==> run G <==
==> flow/design.v <==
module gain_block( 
	input signed [11:0] ip_data, 
	input ip_clock, 
	input ip_reset, 
	output [11:0] op_data
); 
	parameter signed [11:0] gain = 12'd1024;
	reg signed [11:0] reg_ip_data; 
	always@(posedge ip_clock or negedge ip_reset) begin 
		if(ip_reset == 1'd0) begin 
			reg_ip_data <= 12'd0;
		end else begin  
			reg_ip_data <= ip_data; 
		end 
	end 
	reg signed [11:0] reg_gain;
	wire signed [23:0] wire_gain; 
	assign wire_gain = reg_ip_data * gain;
	always@(posedge ip_clock or negedge ip_reset) begin 
		if(ip_reset == 1'd0) begin 
			reg_gain <= 12'd0;
		end else begin 
			reg_gain <= wire_gain[23:12]; 
		end 
	end 
	assign op_data = reg_gain; 
endmodule 
module abs_block( 
	input signed [11:0] ip_data,
	input ip_clock,
	input ip_reset,
	output [11:0] op_data
); 
	reg signed [11:0] reg_op_abs; 
	always@(posedge ip_clock or negedge ip_reset) begin 
		if(ip_reset == 1'd0) begin 
			reg_op_abs <= 12'd0;
		end else begin 
			if(ip_data < 12'sd0) begin 
				reg_op_abs <= -ip_data;
			end else begin 
				reg_op_abs <= ip_data; 
			end 
		end 
	end 
	assign op_data = reg_op_abs;
endmodule 
module power_estimation(
	input signed [11:0] ip_data,
	input ip_clock,
	input ip_reset,
	output [11:0] op_data
); 
	reg signed [11:0] reg_delay; 
	always@(posedge ip_clock or negedge ip_reset) begin 
		if(ip_reset == 1'd0) begin 
			reg_delay <= 12'd0;
		end else begin 
			reg_delay <= ip_data; 
		end 
	end 
	reg signed [11:0] reg_delay_2; 
	always@(posedge ip_clock or negedge ip_reset) begin 
		if(ip_reset == 1'd0) begin 
			reg_delay_2 <= 12'd0;
		end else begin 
			reg_delay_2 <= reg_delay; 
		end 
	end 
	reg signed [11:0] reg_delay_3; 
	always@(posedge ip_clock or negedge ip_reset) begin 
		if(ip_reset == 1'd0) begin 
			reg_delay_3 <= 12'd0;
		end else begin 
			reg_delay_3 <= reg_delay_2; 
		end 
	end
	reg signed [11:0] reg_delay_4; 
	always@(posedge ip_clock or negedge ip_reset) begin 
		if(ip_reset == 1'd0) begin 
			reg_delay_4 <= 12'd0;
		end else begin 
			reg_delay_4 <= reg_delay_3; 
		end 
	end
	reg signed [11:0] reg_delay_5; 
	always@(posedge ip_clock or negedge ip_reset) begin 
		if(ip_reset == 1'd0) begin 
			reg_delay_5 <= 12'd0;
		end else begin 
			reg_delay_5 <= reg_delay_4; 
		end 
	end
	reg signed [11:0] reg_delay_6; 
	always@(posedge ip_clock or negedge ip_reset) begin 
		if(ip_reset == 1'd0) begin 
			reg_delay_6 <= 12'd0;
		end else begin 
			reg_delay_6 <= reg_delay_5; 
		end 
	end
	reg signed [11:0] reg_delay_7; 
	always@(posedge ip_clock or negedge ip_reset) begin 
		if(ip_reset == 1'd0) begin 
			reg_delay_7 <= 12'd0;
		end else begin 
			reg_delay_7 <= reg_delay_6; 
		end 
	end
	reg signed [11:0] reg_delay_8; 
	always@(posedge ip_clock or negedge ip_reset) begin 
		if(ip_reset == 1'd0) begin 
			reg_delay_8 <= 12'd0;
		end else begin 
			reg_delay_8 <= reg_delay_7; 
		end 
	end
	reg signed [11:0] reg_delay_9; 
	always@(posedge ip_clock or negedge ip_reset) begin 
		if(ip_reset == 1'd0) begin 
			reg_delay_9 <= 12'd0;
		end else begin 
			reg_delay_9 <= reg_delay_8; 
		end 
	end 
	reg signed [11:0] reg_delay_10; 
	always@(posedge ip_clock or negedge ip_reset) begin 
		if(ip_reset == 1'd0) begin 
			reg_delay_10 <= 12'd0;
		end else begin 
			reg_delay_10 <= reg_delay_9; 
		end 
	end
	reg signed [11:0] reg_delay_11; 
	always@(posedge ip_clock or negedge ip_reset) begin 
		if(ip_reset == 1'd0) begin 
			reg_delay_11 <= 12'd0;
		end else begin 
			reg_delay_11 <= reg_delay_10; 
		end 
	end
	reg signed [11:0] reg_delay_12; 
	always@(posedge ip_clock or negedge ip_reset) begin 
		if(ip_reset == 1'd0) begin 
			reg_delay_12 <= 12'd0;
		end else begin 
			reg_delay_12 <= reg_delay_11; 
		end 
	end
	reg signed [11:0] reg_delay_13; 
	always@(posedge ip_clock or negedge ip_reset) begin 
		if(ip_reset == 1'd0) begin 
			reg_delay_13 <= 12'd0;
		end else begin 
			reg_delay_13 <= reg_delay_12; 
		end 
	end
	reg signed [11:0] reg_delay_14; 
	always@(posedge ip_clock or negedge ip_reset) begin 
		if(ip_reset == 1'd0) begin 
			reg_delay_14 <= 12'd0;
		end else begin 
			reg_delay_14 <= reg_delay_13; 
		end 
	end
	reg signed [11:0] reg_delay_15; 
	always@(posedge ip_clock or negedge ip_reset) begin 
		if(ip_reset == 1'd0) begin 
			reg_delay_15 <= 12'd0;
		end else begin 
			reg_delay_15 <= reg_delay_14; 
		end 
	end
	reg signed [11:0] reg_delay_16; 
	always@(posedge ip_clock or negedge ip_reset) begin 
		if(ip_reset == 1'd0) begin 
			reg_delay_16 <= 12'd0;
		end else begin 
			reg_delay_16 <= reg_delay_15; 
		end 
	end 
	reg signed [11:0] reg_delay_17; 
	always@(posedge ip_clock or negedge ip_reset) begin 
		if(ip_reset == 1'd0) begin 
			reg_delay_17 <= 12'd0;
		end else begin 
			reg_delay_17 <= reg_delay_16; 
		end 
	end 
	reg signed [11:0] reg_delay_18; 
	always@(posedge ip_clock or negedge ip_reset) begin 
		if(ip_reset == 1'd0) begin 
			reg_delay_18 <= 12'd0;
		end else begin 
			reg_delay_18 <= reg_delay_17; 
		end 
	end
	reg signed [11:0] reg_delay_19; 
	always@(posedge ip_clock or negedge ip_reset) begin 
		if(ip_reset == 1'd0) begin 
			reg_delay_19 <= 12'd0;
		end else begin 
			reg_delay_19 <= reg_delay_18; 
		end 
	end 
	reg signed [11:0] reg_delay_20; 
	always@(posedge ip_clock or negedge ip_reset) begin 
		if(ip_reset == 1'd0) begin 
			reg_delay_20 <= 12'd0;
		end else begin 
			reg_delay_20 <= reg_delay_19; 
		end 
	end 
	reg signed [11:0] reg_delay_21; 
	always@(posedge ip_clock or negedge ip_reset) begin 
		if(ip_reset == 1'd0) begin 
			reg_delay_21 <= 12'd0;
		end else begin 
			reg_delay_21 <= reg_delay_20; 
		end 
	end
	reg signed [11:0] reg_delay_22; 
	always@(posedge ip_clock or negedge ip_reset) begin 
		if(ip_reset == 1'd0) begin 
			reg_delay_22 <= 12'd0;
		end else begin 
			reg_delay_22 <= reg_delay_21; 
		end 
	end
	reg signed [11:0] reg_delay_23; 
	always@(posedge ip_clock or negedge ip_reset) begin 
		if(ip_reset == 1'd0) begin 
			reg_delay_23 <= 12'd0;
		end else begin 
			reg_delay_23 <= reg_delay_22; 
		end 
	end
	reg signed [11:0] reg_delay_24; 
	always@(posedge ip_clock or negedge ip_reset) begin 
		if(ip_reset == 1'd0) begin 
			reg_delay_24 <= 12'd0;
		end else begin 
			reg_delay_24 <= reg_delay_23; 
		end 
	end
	reg signed [11:0] reg_delay_25; 
	always@(posedge ip_clock or negedge ip_reset) begin 
		if(ip_reset == 1'd0) begin 
			reg_delay_25 <= 12'd0;
		end else begin 
			reg_delay_25 <= reg_delay_24; 
		end 
	end 
	reg signed [11:0] reg_delay_26; 
	always@(posedge ip_clock or negedge ip_reset) begin 
		if(ip_reset == 1'd0) begin 
			reg_delay_26 <= 12'd0;
		end else begin 
			reg_delay_26 <= reg_delay_25; 
		end 
	end 
	reg signed [11:0] reg_delay_27; 
	always@(posedge ip_clock or negedge ip_reset) begin 
		if(ip_reset == 1'd0) begin 
			reg_delay_27 <= 12'd0;
		end else begin 
			reg_delay_27 <= reg_delay_26; 
		end 
	end
	reg signed [11:0] reg_delay_28; 
	always@(posedge ip_clock or negedge ip_reset) begin 
		if(ip_reset == 1'd0) begin 
			reg_delay_28 <= 12'd0;
		end else begin 
			reg_delay_28 <= reg_delay_27; 
		end 
	end 
	reg signed [11:0] reg_delay_29; 
	always@(posedge ip_clock or negedge ip_reset) begin 
		if(ip_reset == 1'd0) begin 
			reg_delay_29 <= 12'd0;
		end else begin 
			reg_delay_29 <= reg_delay_28; 
		end 
	end 
	reg signed [11:0] reg_delay_30; 
	always@(posedge ip_clock or negedge ip_reset) begin 
		if(ip_reset == 1'd0) begin 
			reg_delay_30 <= 12'd0;
		end else begin 
			reg_delay_30 <= reg_delay_29; 
		end 
	end 
	reg signed [11:0] reg_delay_31; 
	always@(posedge ip_clock or negedge ip_reset) begin 
		if(ip_reset == 1'd0) begin 
			reg_delay_31 <= 12'd0;
		end else begin 
			reg_delay_31 <= reg_delay_30; 
		end 
	end 
	reg signed [11:0] reg_sum; 
	wire signed [15:0] wire_sum; 
	assign wire_sum = (ip_data + reg_delay + reg_delay_2 + reg_delay_3 + reg_delay_4 + reg_delay_5 + reg_delay_6 + reg_delay_7 + reg_delay_8 + reg_delay_9 + reg_delay_10
						 + reg_delay_11 + reg_delay_12 + reg_delay_13 + reg_delay_14 + reg_delay_15 + reg_delay_16 + reg_delay_17 + reg_delay_18 + reg_delay_19 + reg_delay_20 
						 + reg_delay_21 + reg_delay_22 + reg_delay_23 + reg_delay_24 + reg_delay_25 + reg_delay_26 + reg_delay_27 + reg_delay_28 + reg_delay_29 + reg_delay_30 + reg_delay_31);
	always@(posedge ip_clock or negedge ip_reset) begin 
		if(ip_reset == 1'd0) begin 
			reg_sum <= 12'd0;
		end else begin 
			reg_sum <= wire_sum[15:4]; 
		end 
	end 
	assign op_data = reg_sum;
endmodule 
module gain_error( 
	input signed [11:0] ip_data, 
	input ip_clock, 
	input ip_reset, 
	output [11:0] op_data
); 
	parameter signed [11:0] reference = 12'd2048; 
	wire signed [11:0] wire_error;  
	reg signed [11:0] reg_error;
	assign wire_error = reference - ip_data;
	always@(posedge ip_clock or negedge ip_reset) begin 
		if(ip_reset == 1'd0) begin 
			reg_error <= 12'd0;
		end else begin 
			reg_error <= wire_error;
		end 
	end 
	assign op_data = reg_error; 
endmodule 
module accumulator( 
	input signed [11:0] ip_data, 
	input ip_clock, 
	input ip_reset, 
	output [11:0] op_data
);  
	reg signed [15:0] reg_sum; 
	reg [4:0] reg_counter;
	always@(posedge ip_clock or negedge ip_reset) begin 
		if(ip_reset == 1'd0) begin 
			reg_sum <= 16'd0; 
			reg_counter <= 5'd0;
		end else begin 
			if(reg_counter == 5'd31) begin 
				reg_sum <= reg_sum;
			end else begin 
				reg_sum <= reg_sum + ip_data; 
			end 
			reg_counter <= reg_counter + 4'd1;
		end 
	end 
	assign op_data = reg_sum[15:4]; 
endmodule 
module product_block(
	input signed [11:0] ip_data, 
	input signed [11:0] ip_data_2,
	input ip_clock, 
	input ip_reset,
	output [11:0] op_data
); 
	reg signed [11:0] reg_product; 
	wire signed [23:0] wire_product; 
	assign wire_product = ip_data * ip_data_2;
	always@(posedge ip_clock or negedge ip_reset) begin 
		if(ip_reset == 1'd0) begin 
			reg_product <= 12'd0;
		end else begin 
			reg_product <= wire_product[23:12]; 
		end 
	end
	assign op_data = reg_product;
endmodule 
module agc_ref_correction(
	input signed [11:0] ip_data, 
	input ip_clock,
	input ip_reset, 
	output [11:0] op_data
); 
	wire signed [11:0] get_op_gain; 
	gain_block gain_block_inst( 
		.ip_data(ip_data), 
		.ip_clock(ip_clock), 
		.ip_reset(ip_reset), 
		.op_data(get_op_gain)
	); 
	wire signed [11:0] get_op_abs; 
	abs_block abs_block_inst(
		.ip_data(get_op_gain), 
		.ip_clock(ip_clock), 
		.ip_reset(ip_reset), 
		.op_data(get_op_abs)
	); 
	wire signed [11:0] get_op_power_est; 
	power_estimation power_estimation_inst( 
		.ip_data(get_op_abs), 
		.ip_clock(ip_clock), 
		.ip_reset(ip_reset), 
		.op_data(get_op_power_est)
	); 
	wire signed [11:0] get_op_gain_error; 
	gain_error gain_error_inst( 
		.ip_data(get_op_power_est), 
		.ip_clock(ip_clock), 
		.ip_reset(ip_reset), 
		.op_data(get_op_gain_error)
	);
	wire signed [11:0] get_op_acc;  
	accumulator accumulator_inst(
		.ip_data(get_op_gain_error), 
		.ip_clock(ip_clock), 
		.ip_reset(ip_reset), 
		.op_data(get_op_acc)
	);
	wire signed [11:0] get_op_product; 
	product_block product_block_inst( 
		.ip_data(ip_data), 
		.ip_data_2(get_op_acc),
		.ip_clock(ip_clock), 
		.ip_reset(ip_reset), 
		.op_data(get_op_product)
	); 
	assign op_data = get_op_product;
endmodule 
==> flow/run.sh <==
#!/bin/bash
# the make line also repeats each setting of config.mk as NAME=value (left out here)
make -C /OpenROAD-flow-scripts/flow DESIGN_CONFIG=/design/flow/config.mk WORK_HOME=/design/flow/orfs CLKGATE_MAP_FILE= finish
==> flow/config.mk <==
export PLATFORM = sky130hd
export DESIGN_NAME = agc_ref_correction
export DESIGN_NICKNAME = agc_ref_correction
export VERILOG_FILES = /design/flow/design.v
export SDC_FILE = /design/flow/constraint.sdc
export NUM_CORES = 4
export LEC_CHECK = 0
export ABC_AREA = 1
export CAP_MARGIN = 20
export CORE_MARGIN = 2
export CORE_UTILIZATION = 72
export CTS_CLUSTER_DIAMETER = 366
export CTS_CLUSTER_SIZE = 14
export PLACE_DENSITY_LB_ADDON = 0.08
export SETUP_SLACK_MARGIN = 1.71
export SLEW_MARGIN = 20
==> flow/constraint.sdc <==
create_clock -name core_clock -period 6.0 [get_ports {ip_clock}]
set_input_delay 1.2000 -clock core_clock [delete_from_list [all_inputs] [get_ports {ip_clock}]]
set_output_delay 1.2000 -clock core_clock [all_outputs]
set_load 0.01 [all_outputs]
==> run F (differences from run G) <==
Settings changed: ABC_AREA 1 to not set, CORE_UTILIZATION 72 to 40, CTS_CLUSTER_DIAMETER 366 to not set, CTS_CLUSTER_SIZE 14 to not set, PLACE_DENSITY set to 0.6, PLACE_DENSITY_LB_ADDON 0.08 to not set, SETUP_SLACK_MARGIN 1.71 to not set.
==> flow/constraint.sdc (replaced) <==
create_clock -name core_clock -period 9.98 [get_ports {ip_clock}]
set_input_delay 1.9960 -clock core_clock [delete_from_list [all_inputs] [get_ports {ip_clock}]]
set_output_delay 1.9960 -clock core_clock [all_outputs]
set_load 0.01 [all_outputs]
==> run X (differences from run G) <==
Settings changed: ABC_AREA 1 to not set, CTS_CLUSTER_DIAMETER 366 to not set, CTS_CLUSTER_SIZE 14 to 43, PLACE_DENSITY set to 0.79, PLACE_DENSITY_LB_ADDON 0.08 to not set, SETUP_SLACK_MARGIN 1.71 to 0.22.
==> flow/constraint.sdc (replaced) <==
create_clock -name core_clock -period 7.83 [get_ports {ip_clock}]
set_input_delay 1.5660 -clock core_clock [delete_from_list [all_inputs] [get_ports {ip_clock}]]
set_output_delay 1.5660 -clock core_clock [all_outputs]
set_load 0.01 [all_outputs]
==> comparison <==
Utilization: run F < run X < run G.
Of run X and run F, run F has the higher setup slack (gap 1.8 ns).
Run F passed the timing, DRC and antenna checks. Run X ran to the end with no violations. Run G completed and failed the layout checks on setup timing.
Against run X, the routed wire length of run F is smaller by about 1.8%.
Global-route usage: run F < run X < run G.
Die area: run X < run G < run F.
Against run G, the critical path depth of run X is higher by 2.


==> inputs of exp/onyx <==
// agc_ref_correction: RTL as listed in full above, without the edits since
Settings: LEC_CHECK=0, CAP_MARGIN=20, CORE_MARGIN=2, CORE_UTILIZATION=70, PLACE_DENSITY=0.6, SLEW_MARGIN=20; clock period 6.04 ns.
run.sh (not shown) runs the stock make flow with config.mk's settings and CLKGATE_MAP_FILE=.
==> exp/delta (differences from exp/onyx) <==
Settings changed: ABC_AREA set to 1, CORE_UTILIZATION 70 to 72, GPL_ROUTABILITY_DRIVEN set to 0, PLACE_DENSITY 0.6 to unset, PLACE_DENSITY_LB_ADDON set to 0.01.
==> flow/constraint.sdc (replaced) <==
create_clock -name core_clock -period 6.16 [get_ports {ip_clock}]
set_input_delay 1.2320 -clock core_clock [delete_from_list [all_inputs] [get_ports {ip_clock}]]
set_output_delay 1.2320 -clock core_clock [all_outputs]
set_load 0.01 [all_outputs]
==> results <==
quantity	exp/onyx	exp/delta
Run status	failed layout checks	failed layout checks
Violated checks	negative setup slack	negative setup slack
Worst r2r src	abs_block_inst.reg_op_abs[0]	abs_block_inst.reg_op_abs[3]
Met3 global-route usage	0.0344	0.0385
Post-placement cell area	0.0301 mm²	0.0309 mm²
Fill cells	2266	2062
Routed length per instance	17.4 µm	18.2 µm
Cell at the slowest stage of the critical path	sky130_fd_sc_hd__fa_1	sky130_fd_sc_hd__fa_2
Worst slew pin tran	0.929 ns	0.983 ns
Source-to-sink clock delay at the later pin of the worst-skew pair	0.59 ns	0.60 ns
Clock-cell share of area	0.0492	0.0538
Buffers and inverters on the worst path	3	4
Largest net degree at the start of global routing	183	178
Critical path depth in cells	29	24
Final Skew	0.0159 ns	0.0216 ns
Peak per-stage delay on the critical path	0.52 ns	0.58 ns
Clock Buffer Count	70	69
Yosys stat cell total	2200	2565
Number of global-route vias before repair	17989	20255
Worst Slack Setup Final	-1.15 ns	-0.664 ns
